## run A
==> flow/design.v (excerpt) <==
module udp_ipv4_tx (
    input  wire             ap_clk,
    input  wire             ap_rst_n,
    input  wire  [31:0]     my_ip_addr,
    input  wire   [7:0]     ip_protocol,
    input  wire             s_axis_tx_meta_tvalid,
    output wire             s_axis_tx_meta_tready,
    input  wire [255:0]     s_axis_tx_meta_tdata,
    input  wire             s_axis_tx_data_tvalid,
    output wire             s_axis_tx_data_tready,
    input  wire  [63:0]     s_axis_tx_data_tdata,
    input  wire   [7:0]     s_axis_tx_data_tkeep,
    input  wire             s_axis_tx_data_tlast,
    output wire             m_axis_tx_data_tvalid,
    input  wire             m_axis_tx_data_tready,
    output wire   [63:0]    m_axis_tx_data_tdata,
    output wire    [7:0]    m_axis_tx_data_tkeep,
    output wire             m_axis_tx_data_tlast,
    output wire   [31:0]    datagrams_transmitted
);
Settings: LEC_CHECK=0, ABC_AREA=1, CAP_MARGIN=20, CORE_MARGIN=2, CORE_UTILIZATION=40, GPL_ROUTABILITY_DRIVEN=0, GPL_TIMING_DRIVEN=0, MAX_ROUTING_LAYER=met4, SETUP_SLACK_MARGIN=-0.27, SLEW_MARGIN=35, TNS_END_PERCENT=90; clock period 5.82 ns.
run.sh (not shown) runs the stock make flow with config.mk's settings and CLKGATE_MAP_FILE=.
Run A closes out successfully: all stages finished, all timing, DRC and antenna checks passed.
Here is what was changed in the inputs of run B compared with run A.
==> flow/config.mk <==
export PLATFORM = sky130hd
export DESIGN_NAME = udp_ipv4_tx
export DESIGN_NICKNAME = udp_ipv4_tx
export VERILOG_FILES = /design/flow/design.v
export SDC_FILE = /design/flow/constraint.sdc
export NUM_CORES = 4
export LEC_CHECK = 0
export CAP_MARGIN = 20
export CORE_MARGIN = 2
export CORE_UTILIZATION = 44
export PLACE_DENSITY = 0.6
export SLEW_MARGIN = 20
==> flow/constraint.sdc <==
create_clock -name core_clock -period 3.07 [get_ports {ap_clk}]
set_input_delay 0.6140 -clock core_clock [delete_from_list [all_inputs] [get_ports {ap_clk}]]
set_output_delay 0.6140 -clock core_clock [all_outputs]
set_load 0.01 [all_outputs]
Results
Run B finished all stages; however, its layout fails the closing checks, the failures being setup timing. Clock period minus worst slack ended up 290 ps lower on run B than on run A. The share of total power in combinational logic on run B is in line with that on run A. In the tables for run B and run A, core utilization reads lower with run A. The capture point of the critical path comes out udp_tx_i.datagrams_transmitted[27] in one run and tx_ipv4_i.tx_ipv4_reg_slice.slice_i.o_last in the other, namely in run A and run B respectively. Of run B and run A, it is run B that has the lower initial antenna violation count. Going from run A to run B, the post-route clock period utilization was found to have gone up by 47 points. The growth of design area from synthesis to finish in run B was higher than what run A gave. In run B the number of global-route vias before repair turned out 1471 lower than in run A.
Edits applied to the flow inputs when going from run B to run C:
diff --git a/flow/config.mk b/flow/config.mk
--- a/flow/config.mk
+++ b/flow/config.mk
@@ -7,0 +8 @@
+export ABC_AREA = 1
@@ -10,2 +11,3 @@
-export CORE_UTILIZATION = 44
-export PLACE_DENSITY = 0.6
+export CORE_UTILIZATION = 61
+export CTS_CLUSTER_SIZE = 96
+export PLACE_DENSITY = 0.38
@@ -12,0 +15 @@
+export TNS_END_PERCENT = 10
==> comparison <==
What run C reported for total power per unit cell area has to be multiplied by 0.943 to get the figure for run B. NOTE switching power total run B->run C increased by a few percent. Run C vs run B — yosys-reported design area after synthesis dropped 0.55%. Run C | stages: all done | timing, DRC, antenna: all pass.

========
== job 1154 ==
udp_ipv4_tx again, from the RTL that the note above started with.
export LEC_CHECK = 0
export ABC_AREA = 1
export CAP_MARGIN = 20
export CORE_MARGIN = 2
export CORE_UTILIZATION = 40
export GPL_TIMING_DRIVEN = 0
export HOLD_SLACK_MARGIN = 0.1
export MAX_ROUTING_LAYER = met4
export SETUP_SLACK_MARGIN = -0.27
export SLEW_MARGIN = 35
export TNS_END_PERCENT = 90
create_clock -name core_clock -period 6.34 [get_ports {ap_clk}]
Inputs modified between job 1154 and job 2449:
- clearing TNS_END_PERCENT, which used to be 90
- putting PLACE_DENSITY at 0.6 where nothing was set
- clearing MAX_ROUTING_LAYER, which used to be met4
- swapping -0.27 for 0.44 in SETUP_SLACK_MARGIN
- clearing HOLD_SLACK_MARGIN, which used to be 0.1
- swapping 35 for 20 in SLEW_MARGIN
- clearing GPL_TIMING_DRIVEN, which used to be 0
- clearing ABC_AREA, which used to be 1
- swapping 6.34 for 4.33 in the clock period (ns, I/O delays scaled along)
Findings:
- Job 2449 against job 1154: final routed wire length divided by cell count down about 9%; clock share of power picked up an extra 1.8 points; total count of hold-check failures in the final report closely matched the old numbers.
- Lower count of mapped cells out of synthesis goes to job 2449 over job 1154.
- Time the final worst path needs with I/O delays and setup: lower on job 2449
- As of job 2449, final standard cell area without fillers had fallen slightly compared to job 1154.
- Going from job 1154 to job 2449, routed wire length lost 17 mm, end-of-flow core utilization lower.
Input-level comparison between job 5658 and job 2449:
- a change of SETUP_SLACK_MARGIN from 0.44 to 0.61
- an added CTS_CLUSTER_SIZE of 50
- a change of CORE_UTILIZATION from 40 to 66
- a change of the clock period (ns, I/O delays scaled along) from 4.33 to 2.71
Notes after the runs:
- Job 5658: flow complete, layout not clean; failing: negative setup slack
- Minimum setup slack after placement, job 5658 and job 2449, lower one = job 5658.
- Sort job 5658 and job 2449 by leakage power figure asc -> top: job 2449
- Job 2449 reports its worst min-delay path class as flip-flop to flip-flop while job 5658 reports input port to flip-flop.
- Job 5658: transition time at the pin with the least slew margin higher than job 2449
- When job 5658 is set beside job 2449, its total track usage turns out to be 14 points larger.
- Compared with job 2449, job 5658 shows horizontal extent of the die lower by about 22%.

========
udp_ipv4_tx again, from the RTL that the note above started with.
export LEC_CHECK = 0
export CAP_MARGIN = 20
export CORE_MARGIN = 2
export CORE_UTILIZATION = 72
export CTS_CLUSTER_DIAMETER = 210
export PLACE_DENSITY_LB_ADDON = 0.27
export SETUP_SLACK_MARGIN = 0.1
export SLEW_MARGIN = 20
create_clock -name core_clock -period 1.17 [get_ports {ap_clk}]
The starting point died in 4_1_cts on DPL-0038.
==> next run, changes <==
--- a/flow/config.mk
+++ b/flow/config.mk
@@ -10,4 +10,2 @@
-export CORE_UTILIZATION = 72
-export CTS_CLUSTER_DIAMETER = 210
-export PLACE_DENSITY_LB_ADDON = 0.27
-export SETUP_SLACK_MARGIN = 0.1
+export CORE_UTILIZATION = 27
+export PLACE_DENSITY = 0.6
==> flow/constraint.sdc (replaced) <==
create_clock -name core_clock -period 4.33 [get_ports {ap_clk}]
set_input_delay 0.8660 -clock core_clock [delete_from_list [all_inputs] [get_ports {ap_clk}]]
set_output_delay 0.8660 -clock core_clock [all_outputs]
set_load 0.01 [all_outputs]
This time the run completed with no timing, DRC or antenna violations.
Die size rose to 2.6 times its value.
Synthesized area is unchanged.
Synthesized cell count stays the same.
==> next run, changes <==
--- a/flow/config.mk
+++ b/flow/config.mk
@@ -10 +10 @@
-export CORE_UTILIZATION = 27
+export CORE_UTILIZATION = 29
==> flow/constraint.sdc (replaced) <==
create_clock -name core_clock -period 6.19 [get_ports {ap_clk}]
set_input_delay 1.2380 -clock core_clock [delete_from_list [all_inputs] [get_ports {ap_clk}]]
set_output_delay 1.2380 -clock core_clock [all_outputs]
set_load 0.01 [all_outputs]
The new run produced a clean layout; first-iteration DRC count came out higher by 1.5%; die area came out lower by 6.8%; setup slack improved by 1200 ps; total power went down by 31%; global-route usage rose by 0.97 points; utilization rose by 2.1 points; routed wire length is lower by 1.7%; cell area decreases by 1.2%; count of clock-buffer cells in the layout went up by 12; hold slack stays flat; via count barely changes.
==> next run, changes <==
--- a/flow/config.mk
+++ b/flow/config.mk
@@ -10 +10,2 @@
-export CORE_UTILIZATION = 29
+export CORE_UTILIZATION = 72
+export CTS_CLUSTER_SIZE = 50
@@ -11,0 +13 @@
+export SETUP_SLACK_MARGIN = -0.23
==> flow/constraint.sdc (replaced) <==
create_clock -name core_clock -period 3.34 [get_ports {ap_clk}]
set_input_delay 0.6680 -clock core_clock [delete_from_list [all_inputs] [get_ports {ap_clk}]]
set_output_delay 0.6680 -clock core_clock [all_outputs]
set_load 0.01 [all_outputs]
This time the run finished but failed the layout checks on negative setup slack. Design area shrinks by 1.9%. Routed wire length grows by 8.9%. Worst hold slack hardly moves. Via count grows by 18%. Clock power grows by 54%. Synthesized area does not change. Critical path depth shrinks by 1.

========
udp_ipv4_tx again, from the RTL that the note above started with.
Settings: LEC_CHECK=0, ABC_AREA=1, CAP_MARGIN=20, CELL_PAD_IN_SITES_DETAIL_PLACEMENT=2, CORE_ASPECT_RATIO=0.56, CORE_MARGIN=2, CORE_UTILIZATION=40, CTS_CLUSTER_DIAMETER=161, CTS_CLUSTER_SIZE=12, GPL_ROUTABILITY_DRIVEN=0, GPL_TIMING_DRIVEN=0, MAX_ROUTING_LAYER=met5, SLEW_MARGIN=35, TNS_END_PERCENT=90; clock period 5.82 ns.
Edit:
- CELL_PAD_IN_SITES_DETAIL_PLACEMENT: 2 -> unset
- CORE_ASPECT_RATIO: 0.56 -> unset
- CORE_UTILIZATION: 40 -> 56
- CTS_CLUSTER_DIAMETER: 161 -> unset
- CTS_CLUSTER_SIZE: 12 -> unset
- GPL_ROUTABILITY_DRIVEN: 0 -> unset
- GPL_TIMING_DRIVEN: 0 -> unset
- MAX_ROUTING_LAYER: met5 -> unset
- PLACE_DENSITY: unset -> 0.38
- SLEW_MARGIN: 35 -> 20
- TNS_END_PERCENT: 90 -> unset
- clock period: 5.82 -> 3.07 ns (I/O delays scaled with it)
Result:
- worst setup slack loses 0.99 ns
- global-route usage is lower by 15 points
- hold slack degrades by 0.053 ns
Edit:
- ABC_AREA: 1 -> unset
- PLACE_DENSITY: 0.38 -> 0.6
- clock period: 3.07 -> 2.65 ns (I/O delays scaled with it)
What happened:
- The changed run finished but fails on negative setup slack
- die size is higher slightly
- cell count is lower by a few percent
- power is higher by about a fifth
- clock skew is lower by 0.014 ns
- synthesized cell count is lower by a little under a tenth
- worst hold slack is better by 0.0070 ns
- worst setup slack is worse by 0.83 ns
- clock power is higher by about a fifth
- register-to-register slack is worse by 0.83 ns

========
udp_ipv4_tx again, from the RTL that the note above started with.
export LEC_CHECK = 0
export CAP_MARGIN = 20
export CORE_MARGIN = 2
export CORE_UTILIZATION = 72
export CTS_CLUSTER_SIZE = 15
export PLACE_DENSITY = 0.79
export SETUP_SLACK_MARGIN = -0.23
export SLEW_MARGIN = 20
create_clock -name core_clock -period 3.16 [get_ports {ap_clk}]
The baseline completed, yet does not pass: max-capacitance violations, max-slew violations, negative setup slack.
==> next run, changes <==
--- a/flow/config.mk
+++ b/flow/config.mk
@@ -9,6 +9,4 @@
 export CORE_MARGIN = 2
-export CORE_UTILIZATION = 72
-export CTS_CLUSTER_SIZE = 15
-export PLACE_DENSITY = 0.79
-export SETUP_SLACK_MARGIN = -0.23
+export CORE_UTILIZATION = 40
+export PLACE_DENSITY = 0.6
 export SLEW_MARGIN = 20
==> flow/constraint.sdc (replaced) <==
create_clock -name core_clock -period 5.0 [get_ports {ap_clk}]
set_input_delay 1.0000 -clock core_clock [delete_from_list [all_inputs] [get_ports {ap_clk}]]
set_output_delay 1.0000 -clock core_clock [all_outputs]
set_load 0.01 [all_outputs]
After rerunning: With this change the flow finished clean. Flip-flop count is unchanged. Cell count grows by a little under a tenth. Global-route usage shrinks by 23 points. Design area fell slightly. Clock skew goes down by 13 ps.
==> next run, changes <==
--- a/flow/config.mk
+++ b/flow/config.mk
@@ -8,4 +8,6 @@
 export CAP_MARGIN = 20
+export CELL_PAD_IN_SITES_DETAIL_PLACEMENT = 2
 export CORE_MARGIN = 2
 export CORE_UTILIZATION = 40
+export CTS_CLUSTER_DIAMETER = 350
 export PLACE_DENSITY = 0.6
This time the run completed and failed the layout checks on negative setup slack; area after synthesis does not change; cell count is higher by 0.41%; sequential cell count does not change; first-iteration DRC count is higher by 48%; via count is higher by 17%; worst setup slack loses 820 ps.
==> next run, changes <==
--- a/flow/config.mk
+++ b/flow/config.mk
@@ -8,7 +8,5 @@
 export CAP_MARGIN = 20
-export CELL_PAD_IN_SITES_DETAIL_PLACEMENT = 2
 export CORE_MARGIN = 2
-export CORE_UTILIZATION = 40
-export CTS_CLUSTER_DIAMETER = 350
-export PLACE_DENSITY = 0.6
+export CORE_UTILIZATION = 72
+export SETUP_SLACK_MARGIN = -0.1
 export SLEW_MARGIN = 20
==> flow/constraint.sdc (replaced) <==
create_clock -name core_clock -period 1.17 [get_ports {ap_clk}]
set_input_delay 0.2340 -clock core_clock [delete_from_list [all_inputs] [get_ports {ap_clk}]]
set_output_delay 0.2340 -clock core_clock [all_outputs]
set_load 0.01 [all_outputs]
Outcome:
- This time the run failed in 4_1_cts (DPL-0038)
- die size drops by well over a third
- area after synthesis is unchanged
- synthesized cell count stays the same

========
udp_ipv4_tx again, from the RTL that the note above started with.
Settings: LEC_CHECK=0, CAP_MARGIN=20, CORE_MARGIN=2, CORE_UTILIZATION=72, CTS_CLUSTER_DIAMETER=394, CTS_CLUSTER_SIZE=14, PLACE_DENSITY_LB_ADDON=0.27, SETUP_SLACK_MARGIN=0.1, SLEW_MARGIN=20; clock period 1.17 ns.
The baseline aborted during clock tree synthesis (4_1_cts) on DPL-0038.
Rerun with:
CORE_UTILIZATION = 65   (was 72)
CTS_CLUSTER_DIAMETER = not set   (was 394)
CTS_CLUSTER_SIZE = 52   (was 14)
PLACE_DENSITY_LB_ADDON = not set   (was 0.27)
SETUP_SLACK_MARGIN = not set   (was 0.1)
clock period = 3.25 ns   (was 1.17 ns; I/O delays follow)
What happened: With this change the flow ran to the end with violations: negative setup slack. Area after synthesis is unchanged. Die size is higher by 11%. Synthesized cell count stays the same.
Rerun with:
ABC_AREA = 1   (was not set)
CORE_UTILIZATION = 68   (was 65)
CTS_CLUSTER_SIZE = 96   (was 52)
PLACE_DENSITY = 0.38   (was not set)
clock period = 4.1 ns   (was 3.25 ns; I/O delays follow)
With this change the flow finished clean; total power goes down by 20%; wire length goes up by 3.4%; worst setup slack gains 0.37 ns; die size goes down by 4.8%; synthesized cell count goes up by 7.6%; count of clock-buffer cells in the layout goes down by 2; clock power goes down by 23%.
Rerun with:
ABC_AREA = not set   (was 1)
CTS_CLUSTER_SIZE = 17   (was 96)
PLACE_DENSITY = not set   (was 0.38)
SETUP_SLACK_MARGIN = 0.7   (was not set)
clock period = 2.42 ns   (was 4.1 ns; I/O delays follow)
The changed run never finished: it broke off in global routing (5_1_grt).
Die area goes up by about 0.55%.
Synthesized area went up by about 0.56%.
Synthesized cell count went down by about 7%.

========
Setup of build 98:
udp_ipv4_tx again, from the RTL that the note above started with.
==> flow/design.v (excerpt) <==
module udp_ipv4_tx (
    input  wire             ap_clk,
    input  wire             ap_rst_n,
    input  wire  [31:0]     my_ip_addr,
    input  wire   [7:0]     ip_protocol,
    input  wire             s_axis_tx_meta_tvalid,
    output wire             s_axis_tx_meta_tready,
    input  wire [255:0]     s_axis_tx_meta_tdata,
    input  wire             s_axis_tx_data_tvalid,
    output wire             s_axis_tx_data_tready,
    input  wire  [63:0]     s_axis_tx_data_tdata,
    input  wire   [7:0]     s_axis_tx_data_tkeep,
    input  wire             s_axis_tx_data_tlast,
    output wire             m_axis_tx_data_tvalid,
    input  wire             m_axis_tx_data_tready,
    output wire   [63:0]    m_axis_tx_data_tdata,
    output wire    [7:0]    m_axis_tx_data_tkeep,
    output wire             m_axis_tx_data_tlast,
    output wire   [31:0]    datagrams_transmitted
);
export LEC_CHECK = 0
export CAP_MARGIN = 20
export CORE_MARGIN = 2
export CORE_UTILIZATION = 72
export CTS_CLUSTER_DIAMETER = 210
export CTS_CLUSTER_SIZE = 15
export PLACE_DENSITY = 0.37
export SETUP_SLACK_MARGIN = 0.1
export SLEW_MARGIN = 20
create_clock -name core_clock -period 1.12 [get_ports {ap_clk}]
Build 98 did not make it past 4_1_cts, where a tool error ended it.
The following lists how build 24 was set up differently from build 98:
- SETUP_SLACK_MARGIN now 0.91, was 0.1
- CTS_CLUSTER_SIZE now 50, was 15
- CTS_CLUSTER_DIAMETER no longer set, was 210
- PLACE_DENSITY now 0.35, was 0.37
- the clock period (ns, I/O delays scaled along) now 3.34, was 1.12
--- outcome ---
- Build 24 never completed; the flow aborted with a tool error in 5_1_grt.
- Reported for build 98 and build 24, instance tally after logic synthesis turned out identical to the last digit.
- The share of the core filled by cells before placement of build 24 and that of build 98 are within noise of each other.
- Synthesized chip area reported by yosys came out exactly the same in build 98 and build 24.
- Cell area reported after detailed placement (build 24 / build 98): 0.912
- Re standard cell core area: no difference whatsoever between build 98 and build 24.
- Diff build 98 -> build 24: worst slack at placement increased by 2.22 ns relative to the old numbers; routability-driven placement congestion ratio decreased by 6.6% relative to the old numbers.
- Against build 98 as the reference, build 24 delivers a lower half-perimeter wire length after detailed placement.
- Diff build 24..build 98 | width of the die | unchanged
Here is what was changed in the inputs of build 64 compared with build 24.
- CORE_UTILIZATION changed from 72 to 40
- CTS_CLUSTER_SIZE removed (was 50)
- PLACE_DENSITY changed from 0.35 to 0.6
- SETUP_SLACK_MARGIN removed (was 0.91)
- the clock period (ns, I/O delays scaled along) changed from 3.34 to 4.33
Findings:
Build 64: no failed stages, no open violations at the end
In terms of maximum buffer depth of the clock tree, build 24 and build 64 differ only marginally.
Comparing build 24 and build 64, the higher number of cells after detailed placement was measured on build 64.
From build 24 to build 64 the numbers moved as follows: chip width picked up an extra 33%, synthesized area now sits at about the same level, half-perimeter wire length after detailed placement +3.0 mm, site row count +24, global placer's final weighted congestion grew by 0.0045.
Lower core utilization before placement goes to build 64 over build 24.
Looking at area of the die across build 24 and build 64, the one that comes out higher is build 64.
Power and IR drop assume default switching activity.
